Setup of run 1:
## BobTop
module BobTop (
	clock,
	reset,
	rx,
	runway_override,
	emergency_override,
	tx,
	framing_error,
	runway_active,
	emergency,
	receiving,
	sending
);
clock: 9.82 ns
lec_check: 0
abc_area: 1
cap_margin: 35
core_margin: 2
core_utilization: 72
cts_cluster_diameter: 151
cts_cluster_size: 10
place_density_lb_addon: 0.2
setup_slack_margin: 2.91
slew_margin: 20
run.sh (not shown) runs the stock make flow with config.mk's settings and CLKGATE_MAP_FILE=.
Run 1: full flow OK, the timing, design-rule and antenna checks passed
Edits applied to the flow inputs when going from run 1 to run 2:
Settings: CTS_CLUSTER_SIZE now 14, was 10; PLACE_DENSITY_LB_ADDON now 0.14, was 0.2; CTS_CLUSTER_DIAMETER no longer set, was 151; SETUP_SLACK_MARGIN now 2.8, was 2.91; CAP_MARGIN now 40, was 35.
Notes after the runs:
- Row clock tree buffer count of the final layout: run 2 lower / run 1 higher
- Comparing run 1 against run 2, there is no change at all in number of sequential storage elements.
- For cell area, run 2 and run 1 come out practically identical.
- Setup WNS run 1 -> run 2: better
- Re vertical die dimension: no difference whatsoever between run 2 and run 1.
## Diff of input files: run 3 against run 2
Settings: CORE_ASPECT_RATIO now 0.91, previously not set; CAP_MARGIN now 0, was 40.
--- outcome ---
There was hardly any difference in clock insertion delay at the later pin of the skew report between run 3 and run 2.
For final cell area excluding filler cells, run 2 and run 3 come out practically identical.
Reported for run 2 and run 3, chip area estimate from yosys synthesis turned out identical to the last digit.
Run 3 vs. run 2: total routed wire length on the met1 layer went down by about 0.7%.
Status: sequential share of layout area parity (run 3, run 2)
In the metrics for run 2 and run 3, the one carrying the higher share of total power in combinational logic is run 2.
There was hardly any difference in count of unique library cells instantiated by Yosys between run 3 and run 2.
Across both runs, first-iteration DRC count was higher for run 3 than for run 2.
#### Input delta (run 4 over run 3)
Settings: a change of CAP_MARGIN from 0 to 40; a change of CORE_ASPECT_RATIO from 0.91 to 0.9.
[summary]
- Vias: run 4 below run 3
- Changes observed in run 4 relative to run 3: aggregate routed wire length went down; core utilization moved down; Yosys chip area held steady; non-clock buffer count +5.0%.
- Looking at part of the power in combinational logic, run 4 sits 1.1 points above run 3.
- [run 4] cell area fell about 0.9% relative to run 3
- In the metrics for run 4 and run 3, the one carrying the higher signed area change from the synthesized netlist to the final layout is run 3.
- ~same wire length of the first global-routing pass in run 4 and run 3
- Run 4 and run 3 ended up with roughly the same global router's overall resource usage.
- Of run 4 and run 3, the run reporting the higher number of buffers created by CTS was run 3.
Relative to run 4, the following input files were edited for run 5:
Settings: swapping 40 for 0 in CAP_MARGIN; swapping 0.14 for 0.15 in PLACE_DENSITY_LB_ADDON; swapping 0.9 for 0.89 in CORE_ASPECT_RATIO; swapping 2.8 for 2.67 in SETUP_SLACK_MARGIN.
--- outcome ---
- | cell area after placement | run 4 vs run 5 | ≈ equal |
- Final worst-path cycle share delta for run 5 relative to run 4: 0.59 points lower
- From run 4 to run 5 the numbers moved as follows: share of total power in the clock network went up; hold slack did not really move; sequential fraction of design power went down; areal power density over the cells went up; net count of the finished layout did not really move.
- [run 5] maximum single-stage delay on the critical path fell 0.02 ns relative to run 4
- Between run 5 and run 4, the first-pass GRT wire length figures differ only marginally.

---

build 82:
Starting RTL as in the previous note.
Settings: LEC_CHECK=0, CAP_MARGIN=20, CORE_MARGIN=2, CORE_UTILIZATION=58, HOLD_SLACK_MARGIN=-0.08, SLEW_MARGIN=20, TNS_END_PERCENT=5; clock period 24.2 ns.
> inputs changed (build 82 -> build 46)
- MAX_ROUTING_LAYER newly set to met4
- CELL_PAD_IN_SITES_DETAIL_PLACEMENT newly set to 2
- CORE_UTILIZATION changed from 58 to 40
- TNS_END_PERCENT removed (was 5)
- HOLD_SLACK_MARGIN removed (was -0.08)
- the clock period (ns, I/O delays scaled along) changed from 24.2 to 11.3
==> comparison <==
- Between build 82 and build 46, portion of total power attributed to the clock network is higher for build 82, build 46 comes in under that.
- Final design instance area without fill up about 1.6% in build 46 wrt build 82
- Build 46 gives more row count than build 82 did.
- The clock skew of build 82 and that of build 46 are within noise of each other.
- The higher layout buffer count excluding clock buffers of build 82 and build 46 is in build 46.
- Build 46: fraction of power consumed by combinational cells higher than build 82
- Diff build 82 -> build 46: first-pass iteration count of the detailed router shows a reduction of 2, synthesized cell count flat.
Input changes introduced in build 56 (baseline for comparison: build 46):
- removing CELL_PAD_IN_SITES_DETAIL_PLACEMENT (formerly 2)
- changing CORE_UTILIZATION from 40 to 45
- removing MAX_ROUTING_LAYER (formerly met4)
- changing the clock period (ns, I/O delays scaled along) from 11.3 to 40.0
### Flow results
- The lower worst setup slack came out of build 46.
- Wire length of the first global-routing pass: build 56 vs build 46 down 37%
- Sort build 46 and build 56 by final core area utilization desc -> top: build 56
What build 60 does differently from build 56 at the input level:
- CTS_CLUSTER_DIAMETER: unset -> 151
- SETUP_SLACK_MARGIN: unset -> 2.91
- ABC_AREA: unset -> 1
- CORE_UTILIZATION: 45 -> 72
- the clock period (ns, I/O delays scaled along): 40.0 -> 9.82
--- outcome ---
Having completed the whole flow, build 60 delivered a layout that passed the timing, design-rule and antenna checks.
[build 60] global routing usage on met3 rose 1.4 points relative to build 56
Build 60 vs build 56: final cell count without fillers up
Build 60 ends up with a core utilization that is 28 points higher than in build 56.
Taking build 56 as the reference, in build 60 register-to-register slack dropped 29980 ps, area of the multi-input gates dropped 6.2%, combined area of all synthesized cells climbed 270 um2, static leakage dropped about 0.6%, share of synthesized cell area in and, or, nand and nor gates climbed 1.1 points.
Build 60 against build 56: register fraction of the total cell area increased 0.63 points, total routed wirelength increased 7.9%, post-route cell area decreased about 1.4%.

---

BobTop again, from the RTL that the note above started with.
==> flow/config.mk <==
export PLATFORM = sky130hd
export DESIGN_NAME = BobTop
export DESIGN_NICKNAME = BobTop
export VERILOG_FILES = /design/flow/design.v
export SDC_FILE = /design/flow/constraint.sdc
export NUM_CORES = 4
export LEC_CHECK = 0
export CAP_MARGIN = 20
export CORE_MARGIN = 2
export CORE_UTILIZATION = 65
export CTS_CLUSTER_DIAMETER = 28
export HOLD_SLACK_MARGIN = -0.08
export SLEW_MARGIN = 20
export TNS_END_PERCENT = 5
==> flow/constraint.sdc <==
create_clock -name core_clock -period 28.9 [get_ports {clock}]
set_input_delay 5.7800 -clock core_clock [delete_from_list [all_inputs] [get_ports {clock}]]
set_output_delay 5.7800 -clock core_clock [all_outputs]
set_load 0.01 [all_outputs]
Edit:
CORE_UTILIZATION = 45   (was 65)
CTS_CLUSTER_DIAMETER = not set   (was 28)
HOLD_SLACK_MARGIN = not set   (was -0.08)
TNS_END_PERCENT = not set   (was 5)
clock period = 17.7 ns   (was 28.9 ns; I/O delays follow)
Cell area shrinks by 5.7%.
Synthesized cell count stays the same.
Global-route usage shrinks by 9.2 points.
Non-clock buffer count grows by 2.
Edit:
CORE_UTILIZATION = 63   (was 45)
CTS_CLUSTER_SIZE = 97   (was not set)
SETUP_SLACK_MARGIN = 1.99   (was not set)
clock period = 28.7 ns   (was 17.7 ns; I/O delays follow)
Outcome: Setup slack improved by 6.6 ns; cell count falls by a few percent; global-route usage rose by 6.6 points; flip-flop count does not change; cell area fell slightly; die area drops by a quarter to a third; via count is about the same; combinational power fell by well over a third; critical path depth does not change; power went down by well over a third.
Edit:
CORE_UTILIZATION = 27   (was 63)
CTS_CLUSTER_SIZE = not set   (was 97)
SETUP_SLACK_MARGIN = not set   (was 1.99)
clock period = 17.7 ns   (was 28.7 ns; I/O delays follow)
What happened: Combinational power goes up by well over a third. Wire length goes up by a few percent. Final cell count goes up by about a fifth. Non-clock buffer count is unchanged.

---

BobTop again, from the RTL that the note above started with.
clock: 9.82 ns
lec_check: 0
abc_area: 1
cap_margin: 0
core_margin: 2
core_utilization: 72
cts_cluster_diameter: 263
cts_cluster_size: 15
place_density_lb_addon: 0.01
setup_slack_margin: 2.84
slew_margin: 20
The first run ran to the end with no violations.
==> next run, changes <==
Settings changed: CTS_CLUSTER_DIAMETER 263 to default, CTS_CLUSTER_SIZE 15 to 14, PLACE_DENSITY_LB_ADDON 0.01 to 0.15, SETUP_SLACK_MARGIN 2.84 to 2.67.
What happened: Die area stays the same. Worst hold slack is worse by 0.0040 ns. Area after synthesis stays the same. Cell count rose by 0.65%. Design area rose by 2.3%. Via count rose by 2.9%. Clock skew rose by 0.0085 ns. Combinational power rose by about 0.9%. Setup slack is better by 0.023 ns. Global-route usage rose by 0.14 points.
==> next run, changes <==
Settings changed: CORE_ASPECT_RATIO from default to 0.89, PLACE_DENSITY_LB_ADDON 0.15 to 0.02, SETUP_SLACK_MARGIN 2.67 to 2.86.
What happened: The new run completed without violations; die area is about the same; wire length drops by a few percent; via count drops slightly; clock-buffer cell count stays the same; cell area decreases slightly; worst hold slack got worse by 0.0052 ns.
==> next run, changes <==
Settings changed: CORE_ASPECT_RATIO 0.89 to default, PLACE_DENSITY_LB_ADDON 0.02 to 0.12.
After rerunning:
- cell area barely changes
- maximum frequency decreases by 0.79%
- setup slack loses 0.042 ns
==> next run, changes <==
Settings changed: CAP_MARGIN 0 to 20, PLACE_DENSITY_LB_ADDON 0.12 to 0.14, SETUP_SLACK_MARGIN 2.86 to 2.8.
What happened: The new run went through all stages and came out clean; clock-buffer cell count is lower by 4; die size stays the same; first-iteration DRC count fell by a few percent; design area stays flat; hold slack hardly moves; total power barely changes; synthesized area stays the same.
==> next run, changes <==
Settings changed: PLACE_DENSITY_LB_ADDON 0.14 to 0.1, SETUP_SLACK_MARGIN 2.8 to 2.67.
=> The changed run produced a clean layout; count of clock-buffer cells in the layout is higher by 5; synthesized area stays the same; power rose by 8.2%; non-clock buffer count increases by 1; die area does not change; clock skew stays flat.

---

Starting RTL as in the previous note.
clock: 9.82 ns
lec_check: 0
abc_area: 1
cap_margin: 35
core_aspect_ratio: 0.69
core_margin: 2
core_utilization: 72
cts_cluster_diameter: 151
cts_cluster_size: 10
hold_slack_margin: 0.27
place_density_lb_addon: 0.2
setup_slack_margin: 2.91
slew_margin: 20
The baseline went through all stages and came out clean.
Change:
CAP_MARGIN = 20   (was 35)
CORE_ASPECT_RATIO = default   (was 0.69)
CTS_CLUSTER_DIAMETER = 263   (was 151)
CTS_CLUSTER_SIZE = default   (was 10)
HOLD_SLACK_MARGIN = default   (was 0.27)
PLACE_DENSITY_LB_ADDON = 0.01   (was 0.2)
SETUP_SLACK_MARGIN = 2.84   (was 2.91)
Effect: The new run went through all stages and came out clean. Final area is about the same. Global-route usage decreases by 1.9 points. Worst setup slack gets worse by 0.026 ns. Routed wire length decreases by 5.3%. Register-to-register slack gets better by 0.18 ns. Critical path depth is unchanged. Worst hold slack stays flat.
Change:
CORE_UTILIZATION = 71   (was 72)
CTS_CLUSTER_DIAMETER = default   (was 263)
CTS_CLUSTER_SIZE = 43   (was default)
PLACE_DENSITY_LB_ADDON = 0.14   (was 0.01)
SETUP_SLACK_MARGIN = 2.8   (was 2.84)
Result: The new run finished with timing, DRC and antenna clean. Synthesized area does not change. Utilization barely changes. Critical path depth does not change. Design area rose by 0.54%. Cell count barely changes. Wire length rises by 0.35%.
Change:
CAP_MARGIN = 40   (was 20)
CORE_UTILIZATION = 72   (was 71)
CTS_CLUSTER_DIAMETER = 205   (was default)
CTS_CLUSTER_SIZE = 14   (was 43)
Result: Total power went down by about 8%. Clock skew went down by 0.0090 ns. First-iteration DRC count went down by about 20%.

---

Starting RTL as in the previous note.
make LEC_CHECK=0 ABC_AREA=1 CAP_MARGIN=0 CORE_ASPECT_RATIO=0.89 CORE_MARGIN=2 CORE_UTILIZATION=72 CTS_CLUSTER_SIZE=14 PLACE_DENSITY_LB_ADDON=0.02 SETUP_SLACK_MARGIN=2.86 SLEW_MARGIN=5 finish   # period 9.82 ns
The starting point passed the timing, design-rule and antenna checks.
==> next run, changes <==
CORE_ASPECT_RATIO = default   (was 0.89)
PLACE_DENSITY_LB_ADDON = 0.15   (was 0.02)
SETUP_SLACK_MARGIN = 2.89   (was 2.86)
SLEW_MARGIN = 20   (was 5)
Effect: The changed run finished with timing, DRC and antenna clean. Routed wire length grows by 2.7%. Via count grows by 2.0%. Synthesized cell count is unchanged. Critical path depth is unchanged. Non-clock buffer count shrinks by 2. Flip-flop count does not change. Clock power grows by about 7%.
==> next run, changes <==
CAP_MARGIN = 20   (was 0)
SETUP_SLACK_MARGIN = 2.67   (was 2.89)
Result: The new run passed the timing, design-rule and antenna checks; setup slack stays the same; die area is unchanged; critical path depth is unchanged; maximum frequency stays the same; cell area does not change; total power stays the same; wire length does not change.

---

Starting RTL as in the previous note.
==> flow/design.v (excerpt) <==
module BobTop (
	clock,
	reset,
	rx,
	runway_override,
	emergency_override,
	tx,
	framing_error,
	runway_active,
	emergency,
	receiving,
	sending
);
	input wire clock;
	input wire reset;
	input wire rx;
	input wire [1:0] runway_override;
	input wire emergency_override;
	output wire tx;
	output wire framing_error;
	output wire [1:0] runway_active;
	output wire emergency;
	output wire receiving;
	output wire sending;
	wire [7:0] uart_rx_data;
	wire [7:0] uart_tx_data;
	wire uart_rx_valid;
	wire uart_tx_ready;
	wire uart_tx_send;
	UartRX #(
		.CLK_HZ(25000000),
		.BAUD_RATE(115200)
	) receiver(
		.clock(clock),
		.reset(reset),
		.rx(rx),
		.data(uart_rx_data),
		.done(uart_rx_valid),
		.framing_error(framing_error),
		.receiving(receiving)
	);
	UartTX #(
		.CLK_HZ(25000000),
		.BAUD_RATE(115200)
	) transmitter(
		.clock(clock),
		.reset(reset),
		.send(uart_tx_send),
		.data(uart_tx_data),
		.tx(tx),
		.ready(uart_tx_ready),
		.sending(sending)
	);
	reg [1:0] ro_temp;
	reg [1:0] ro_sync;
	reg eo_temp;
	reg eo_sync;
	always @(posedge clock) begin
		ro_temp <= runway_override;
		eo_temp <= emergency_override;
		ro_sync <= ro_temp;
		eo_sync <= eo_temp;
	end
	Bob bobby(
		.clock(clock),
		.reset(reset),
		.uart_rx_data(uart_rx_data),
		.uart_rx_valid(uart_rx_valid),
		.uart_tx_data(uart_tx_data),
		.uart_tx_ready(uart_tx_ready),
		.uart_tx_send(uart_tx_send),
		.runway_active(runway_active),
		.runway_override(ro_sync),
		.emergency_out(emergency),
		.emergency_override(eo_sync)
	);
endmodule
export LEC_CHECK = 0
export ABC_AREA = 1
export CAP_MARGIN = 20
export CELL_PAD_IN_SITES_DETAIL_PLACEMENT = 0
export CELL_PAD_IN_SITES_GLOBAL_PLACEMENT = 0
export CORE_MARGIN = 4
export CORE_UTILIZATION = 39
export CTS_CLUSTER_DIAMETER = 359
export GPL_TIMING_DRIVEN = 1
export HOLD_SLACK_MARGIN = 0.21
export MAX_ROUTING_LAYER = met4
export PLACE_DENSITY_LB_ADDON = 0.19
export SETUP_SLACK_MARGIN = 1.33
export SLEW_MARGIN = 20
export TNS_END_PERCENT = 30
create_clock -name core_clock -period 14.4 [get_ports {clock}]
Then changed:
CAP_MARGIN = 5   (was 20)
CORE_MARGIN = 2   (was 4)
CORE_UTILIZATION = 72   (was 39)
CTS_CLUSTER_DIAMETER = 166   (was 359)
CTS_CLUSTER_SIZE = 15   (was not set)
HOLD_SLACK_MARGIN = not set   (was 0.21)
PLACE_DENSITY_LB_ADDON = 0.02   (was 0.19)
SETUP_SLACK_MARGIN = 2.89   (was 1.33)
TNS_END_PERCENT = not set   (was 30)
clock period = 9.82 ns   (was 14.4 ns; I/O delays follow)
Via count grows by 3.7%.
Total power went up by about 28%.
Wire length came out lower by 6.9%.
Critical path depth is unchanged.
Worst hold slack improved by 6.2 ps.
Clock-buffer cell count came out lower by 8.
Worst setup slack gets worse by 2700 ps.
Sequential share of layout area is higher by 2.1 points.
Non-clock buffer count shrinks by 1.
Synthesized cell count is unchanged.
Cell area went down by about 5%.
Then changed:
CAP_MARGIN = 20   (was 5)
CORE_MARGIN = 4   (was 2)
CORE_UTILIZATION = 71   (was 72)
CTS_CLUSTER_SIZE = not set   (was 15)
PLACE_DENSITY = 0.81   (was not set)
PLACE_DENSITY_LB_ADDON = not set   (was 0.02)
SETUP_SLACK_MARGIN = 1.33   (was 2.89)
Critical path depth does not change; synthesized area stays the same; core utilization climbs by 1.5 points; die size rose by 6.8%; sequential share of layout area decreases by 1.1 points; global-route usage fell by 1.6 points; cell count grows by 0.88%; combinational power climbs by about 0.9%.
Then changed:
CAP_MARGIN = 5   (was 20)
CORE_MARGIN = 2   (was 4)
CORE_UTILIZATION = 72   (was 71)
CTS_CLUSTER_SIZE = 15   (was not set)
PLACE_DENSITY = 0.78   (was 0.81)
SETUP_SLACK_MARGIN = not set   (was 1.33)
Final area is lower by 2.4%.
First-iteration DRC count drops by about 6%.
Area after synthesis is unchanged.
Wire length shrinks by about 2.2%.
Power goes down by 9.8%.
Then changed:
HOLD_SLACK_MARGIN = 0.09   (was not set)
MAX_ROUTING_LAYER = met5   (was met4)
SLEW_MARGIN = 40   (was 20)
After rerunning:
- area after synthesis does not change
- first-iteration DRC count grows by about 14%
- non-clock buffer count increases by 1
- die size stays the same
- combinational power hardly moves
Power and IR drop assume default switching activity.
